north:
==> flow/design.v <==
module alu_design #(parameter W = 8)(
    input clk, rst, mode, ce, cin,
    input [1:0] inp_valid,
    input [7:0] opa, opb,
    input [3:0] cmd,
    output reg err, ov, cout, g, l, e,
    output reg [15:0] res
);
parameter INV_INP = 2'b00, OPA_VALID = 2'b01, OPB_VALID = 2'b10, OPA_AND_OPB_VALID = 2'b11;
reg [7:0] opa_p, opb_p;
reg [3:0] cmd_p;
reg [1:0] valid_p;
reg mode_p, cin_p;
reg [15:0] res_p;
reg cout_p, ov_p, g_p, l_p, e_p, err_p;
always @(posedge clk or posedge rst) begin
    if (rst) begin
        opa_p <= 0;
        opb_p <= 0;
        cmd_p <= 0;
        valid_p <= 0;
        cin_p <= 0;
        mode_p <= 0;
    end else if (ce) begin
        opa_p <= opa;
        opb_p <= opb;
        cmd_p <= cmd;
        valid_p <= inp_valid;
        cin_p <= cin;
        mode_p <= mode;
    end
end
always @(*) begin
    res_p = 0;
    err_p = 0;
    cout_p = 0;
    ov_p = 0;
    g_p = 0;
    l_p = 0;
    e_p = 0;
    if (ce) begin
        if (mode_p == 1) begin
            case (valid_p)
                INV_INP: begin
                    res_p = 0;
                    err_p = 1;
                end
                OPA_VALID: begin
                    case (cmd_p)
                        4'b0100: begin
                            res_p = opa_p + 1;
                            cout_p = res_p[8];
                        end
                        4'b0101: begin
                            res_p = opa_p - 1;
                            ov_p = res_p[8];
                        end
                        default: err_p = 1;
                    endcase
                end
                OPB_VALID: begin
                    case (cmd_p)
                        4'b0110: begin
                            res_p = opb_p + 1;
                            cout_p = res_p[8];
                        end
                        4'b0111: begin
                            res_p = opb_p - 1;
                            ov_p = res_p[8];
                        end
                        default: err_p = 1;
                    endcase
                end
                OPA_AND_OPB_VALID: begin
                    case (cmd_p)
                        4'b0000: begin
                            res_p = opa_p + opb_p;
                            cout_p = res_p[8];
                        end
                        4'b0001: begin
                            res_p = opa_p - opb_p;
                            ov_p = res_p[8];
                        end
                        4'b0010: begin
                            res_p = opa_p + opb_p + cin_p;
                            cout_p = res_p[8];
                        end
                        4'b0011: begin
                            res_p = opa_p - opb_p - cin_p;
                            ov_p = res_p[8];
                        end
                        4'b1000: begin
                            g_p = (opa_p > opb_p);
                            l_p = (opa_p < opb_p);
                            e_p = (opa_p == opb_p);
                        end
                        4'b1001: begin
                            res_p = (opa_p + 1) * (opb_p + 1);
                        end
                        4'b1010: begin
                            res_p = (opa_p << 1) * opb_p;
                        end
                        4'b1011: begin
                            res_p = $signed(opa_p) + $signed(opb_p);
                            ov_p = (($signed(opa_p) > 0) && ($signed(opb_p) > 0) && ($signed(res_p[7:0]) < 0)) ||
                                   (($signed(opa_p) < 0) && ($signed(opb_p) < 0) && ($signed(res_p[7:0]) > 0));
                        end
                        4'b1100: begin
                            res_p = $signed(opa_p) - $signed(opb_p);
                            ov_p = (($signed(opa_p) > 0) && ($signed(opb_p) < 0) && ($signed(res_p[7:0]) < 0)) ||
                                   (($signed(opa_p) < 0) && ($signed(opb_p) > 0) && ($signed(res_p[7:0]) > 0));
                        end
                        default: err_p = 1;
                    endcase
                end
                default: err_p = 1;
            endcase
        end else begin
            case (valid_p)
                INV_INP: begin
                    res_p = 0;
                    err_p = 1;
                end
                OPA_VALID: begin
                    case (cmd_p)
                        4'b0110: res_p = ~opa_p;
                        4'b1000: res_p = opa_p >> 1;
                        4'b1001: res_p = opa_p << 1;
                        default: err_p = 1;
                    endcase
                end
                OPB_VALID: begin
                    case (cmd_p)
                        4'b0111: res_p = ~opb_p;
                        4'b1010: res_p = opb_p >> 1;
                        4'b1011: res_p = opb_p << 1;
                        default: err_p = 1;
                    endcase
                end
                OPA_AND_OPB_VALID: begin
                    case (cmd_p)
                        4'b0000: res_p = opa_p & opb_p;
                        4'b0010: res_p = opa_p | opb_p;
                        4'b0001: res_p = ~(opa_p & opb_p);
                        4'b0011: res_p = ~(opa_p | opb_p);
                        4'b0100: res_p = opa_p ^ opb_p;
                        4'b0101: res_p = ~(opa_p ^ opb_p);
                        4'b1100: begin
                            if (|opb_p[7:4]) err_p = 1;
                            else res_p = (opa_p << opb_p[2:0]) | (opa_p >> (8 - opb_p[2:0]));
                        end
                        4'b1101: begin
                            if (|opb_p[7:4]) err_p = 1;
                            else res_p = (opa_p >> opb_p[2:0]) | (opa_p << (8 - opb_p[2:0]));
                        end
                        default: err_p = 1;
                    endcase
                end
                default: err_p = 1;
            endcase
        end
    end
end
always @(posedge clk or posedge rst) begin
    if (rst) begin
        res <= 0;
        cout <= 0;
        ov <= 0;
        g <= 0;
        l <= 0;
        e <= 0;
        err <= 0;
    end else if (ce) begin
        res <= res_p;
        cout <= cout_p;
        ov <= ov_p;
        g <= g_p;
        l <= l_p;
        e <= e_p;
        err <= err_p;
    end
end
endmodule
export LEC_CHECK = 0
export CAP_MARGIN = 20
export CORE_MARGIN = 2
export CORE_UTILIZATION = 65
export CTS_CLUSTER_DIAMETER = 35
export SETUP_SLACK_MARGIN = -0.39
export SLEW_MARGIN = 20
create_clock -name core_clock -period 5.07 [get_ports {clk}]
run.sh (not shown) runs the stock make flow with config.mk's settings and CLKGATE_MAP_FILE=.
The final report for north shows a completed flow and a layout that fails verification, specifically setup timing.
For south, these inputs were changed with respect to north:
# north
export LEC_CHECK = 0
export CAP_MARGIN = 20
export CORE_MARGIN = 2
export CORE_UTILIZATION = 65
export CTS_CLUSTER_DIAMETER = 35
export SETUP_SLACK_MARGIN = -0.39
export SLEW_MARGIN = 20
create_clock -name core_clock -period 5.07 [get_ports {clk}]
# south
export LEC_CHECK = 0
export CAP_MARGIN = 20
export CORE_MARGIN = 2
export CORE_UTILIZATION = 65
export PLACE_DENSITY_LB_ADDON = 0.0
export SLEW_MARGIN = 20
create_clock -name core_clock -period 5.71 [get_ports {clk}]
[south vs north] count of plain and timing-repair buffers in the layout: lower in south. Comparing south and north, the lower setup slack was measured on north. south ended up with fewer standard cells than north. For clock group total power, dividing the value from north by the value from south gives 1.09. north: all stages done; final checks FAILED (setup timing). south has completed all stages; timing, DRC and antenna checks passed. Compared to north, the routing of south uses less wire. Share of synthesized cell area in full adder, half adder and majority cells: north vs south identical. south vs north: count of cell instances traversed by the critical path down by a few percent. south vs north — worst-margin pin slew rose 0.19 ns.
No activity file was given, so power comes from the tool's default toggle rates.
